// CED
module  CED(
  input  clk,
  input  rst,
  input  enable,
  output reg ird,
  input  [7:0] idata,	
  output reg [13:0] iaddr,
  output reg cwr_mag_0,
  output reg [12:0] cdata_mag_wr0,
  output reg crd_mag_0,
  input  [12:0] cdata_mag_rd0,
  output reg [13:0] caddr_mag_0,
  output reg cwr_ang_0,
  output reg [12:0] cdata_ang_wr0,
  output reg crd_ang_0,
  input  [12:0] cdata_ang_rd0,
  output reg [13:0] caddr_ang_0,
  output reg cwr1,
  output reg [12:0] cdata_wr1,
  output reg crd1,
  input  [12:0] cdata_rd1,
  output reg [13:0] caddr_1,
  output reg cwr2,
  output reg [12:0] cdata_wr2,
  output reg [13:0] caddr_2,
  output done
);
==> flow/config.mk <==
export PLATFORM = sky130hd
export DESIGN_NAME = CED
export DESIGN_NICKNAME = CED
export VERILOG_FILES = /design/flow/design.v
export SDC_FILE = /design/flow/constraint.sdc
export NUM_CORES = 4
export LEC_CHECK = 0
export CAP_MARGIN = 10
export CELL_PAD_IN_SITES_DETAIL_PLACEMENT = 0
export CELL_PAD_IN_SITES_GLOBAL_PLACEMENT = 3
export CORE_MARGIN = 2
export CORE_UTILIZATION = 58
export GPL_ROUTABILITY_DRIVEN = 0
export GPL_TIMING_DRIVEN = 1
export MAX_ROUTING_LAYER = met5
export MIN_ROUTING_LAYER = met1
export PLACE_DENSITY_LB_ADDON = 0.22
export SETUP_SLACK_MARGIN = 1.5
export SLEW_MARGIN = 20
export TNS_END_PERCENT = 10
==> flow/constraint.sdc <==
create_clock -name core_clock -period 6.26 [get_ports {clk}]
set_input_delay 1.2520 -clock core_clock [delete_from_list [all_inputs] [get_ports {clk}]]
set_output_delay 1.2520 -clock core_clock [all_outputs]
set_load 0.01 [all_outputs]
run.sh (not shown) runs the stock make flow with config.mk's settings and CLKGATE_MAP_FILE=.
The first run stopped in global placement without I/O (3_1_place_gp_skip_io) on FLW-0024.
Then changed:
ABC_AREA = 1   (was default)
CELL_PAD_IN_SITES_GLOBAL_PLACEMENT = 0   (was 3)
CORE_UTILIZATION = 72   (was 58)
CTS_CLUSTER_DIAMETER = 176   (was default)
CTS_CLUSTER_SIZE = 91   (was default)
PLACE_DENSITY = 0.41   (was default)
PLACE_DENSITY_LB_ADDON = default   (was 0.22)
SETUP_SLACK_MARGIN = 0.82   (was 1.5)
clock period = 2.75 ns   (was 6.26 ns; I/O delays follow)
=> The changed run failed in global routing (5_1_grt) with DPL-0038. Die area came out lower by about 15%. Synthesized area came out higher by about 5.6%. Synthesized cell count came out higher by 27%.
Then changed:
ABC_AREA = default   (was 1)
CTS_CLUSTER_DIAMETER = 96   (was 176)
CTS_CLUSTER_SIZE = default   (was 91)
PLACE_DENSITY = 0.65   (was 0.41)
SETUP_SLACK_MARGIN = default   (was 0.82)
TNS_END_PERCENT = 75   (was 10)
clock period = 4.09 ns   (was 2.75 ns; I/O delays follow)
What happened:
- Now the flow ran to the end with violations: negative setup slack
- synthesized cell count went down by 21%
- area after synthesis goes down by 5.3%
- die area decreases by 5.2%
Then changed:
CELL_PAD_IN_SITES_GLOBAL_PLACEMENT = 1   (was 0)
CORE_UTILIZATION = 58   (was 72)
CTS_CLUSTER_DIAMETER = default   (was 96)
PLACE_DENSITY = default   (was 0.65)
PLACE_DENSITY_LB_ADDON = 0.22   (was default)
SETUP_SLACK_MARGIN = 0.6   (was default)
TNS_END_PERCENT = 10   (was 75)
What happened: The changed run finished but fails on negative setup slack; cell count rises by 4.1%; cell area hardly moves; die size rises by 24%; setup slack improves by 280 ps; total power falls by 4.9%.


Setup of yarrow:
Starting RTL as in the previous note.
clock: 4.37 ns
lec_check: 0
abc_area: 1
cap_margin: 35
cell_pad_in_sites_detail_placement: 0
cell_pad_in_sites_global_placement: 3
core_aspect_ratio: 1.33
core_margin: 6
core_utilization: 40
cts_cluster_size: 51
gpl_routability_driven: 1
hold_slack_margin: 0.04
max_routing_layer: met4
place_density_lb_addon: 0.1
setup_slack_margin: 0.66
slew_margin: 30
Relative to yarrow, the following input files were edited for maple:
- clearing CELL_PAD_IN_SITES_GLOBAL_PLACEMENT, which used to be 3
- clearing GPL_ROUTABILITY_DRIVEN, which used to be 1
- clearing PLACE_DENSITY_LB_ADDON, which used to be 0.1
- swapping 6 for 2 in CORE_MARGIN
- swapping 0 for 2 in CELL_PAD_IN_SITES_DETAIL_PLACEMENT
- swapping 30 for 20 in SLEW_MARGIN
- clearing MAX_ROUTING_LAYER, which used to be met4
- clearing CORE_ASPECT_RATIO, which used to be 1.33
- clearing SETUP_SLACK_MARGIN, which used to be 0.66
- clearing HOLD_SLACK_MARGIN, which used to be 0.04
- swapping 35 for 20 in CAP_MARGIN
- clearing CTS_CLUSTER_SIZE, which used to be 51
- clearing ABC_AREA, which used to be 1
- swapping 4.37 for 2.89 in the clock period (ns, I/O delays scaled along)
## What came out
- Between yarrow and maple, the flow reports mean instance size in the synthesized netlist increasing by more than 10%.
- From yarrow to maple the numbers moved as follows: area fraction in full adders, half adders and majority gates went up by 0.46 points; worst setup slack after placement went down by 1.72 ns; die size fell 11%.
- The run showing the smaller number of standard cells after synthesis is maple.
- maple terminated abnormally: 4_1_cts reported DPL-0033.
Modified inputs, harbor compared to maple
- changing CORE_UTILIZATION from 40 to 72
- removing CELL_PAD_IN_SITES_DETAIL_PLACEMENT (formerly 2)
- changing CAP_MARGIN from 20 to 0
- changing the clock period (ns, I/O delays scaled along) from 2.89 to 4.14
Findings:
harbor finished all stages; layout check result: FAIL, due to negative setup slack. Comparing harbor against maple, there is no change at all in area fraction in mux cells. maple → harbor: die size shrank by about 44%; Yosys chip area held steady; vertical die size shrank by about 25%; final estimated routing congestion in global placement grew by about 8%. Comparing maple against harbor, there is no change at all in post-synthesis instance area. Looking at worst slack at placement across both flows, harbor is the stronger of the two, with maple trailing. Going from maple to harbor, floorplan core density grows by 33 points. | cell total after placement | harbor vs maple | 19% lower |.
Input-level comparison between zinc and harbor:
- changing CORE_UTILIZATION from 72 to 40
- changing CAP_MARGIN from 0 to 20
- changing the clock period (ns, I/O delays scaled along) from 4.14 to 4.76
==> results <==
Looking at the reports, zinc completed the entire flow and the layout it produced met the timing, DRC and antenna checks. Compared with harbor, zinc improves register-to-register slack. In the tables for zinc and harbor, portion of total power attributed to the clock network reads higher with zinc. Power: zinc better than harbor. Looking at cell count along the critical path, zinc sits 3 lower than harbor does. Compared to harbor, zinc has utilization of the core after routing 42 points lower. harbor → zinc: switching power dropped about 16%; power attributed to the clock group decreased 13%; global-route usage moved down. Re number of well-tap cells placed: harbor was lower than zinc.
Setup changes, zinc to nickel
- an added CORE_ASPECT_RATIO of 1.74
- an added PLACE_DENSITY_LB_ADDON of 0.1
- a change of SLEW_MARGIN from 20 to 30
- a change of the clock period (ns, I/O delays scaled along) from 4.76 to 5.0
--- outcome ---
- Clock network fraction of total power essentially unchanged between nickel and zinc.
- [compare] base=zinc new=nickel: placeable core region moved up; cell count after placement -50; depth of the worst register-to-register path went down; share of the final layout cell area in multi-input gates picked up an extra 0.26 points.
- nickel -> zinc: clock skew flat
- Lower final area goes to nickel over zinc.
- Going from zinc to nickel, power per cell area went down about 4.6%, detailed-routed wire length on met2 went up about 24%, power went down about 5%.
Power figures rest on the tool's default switching activity, not on a simulated workload.
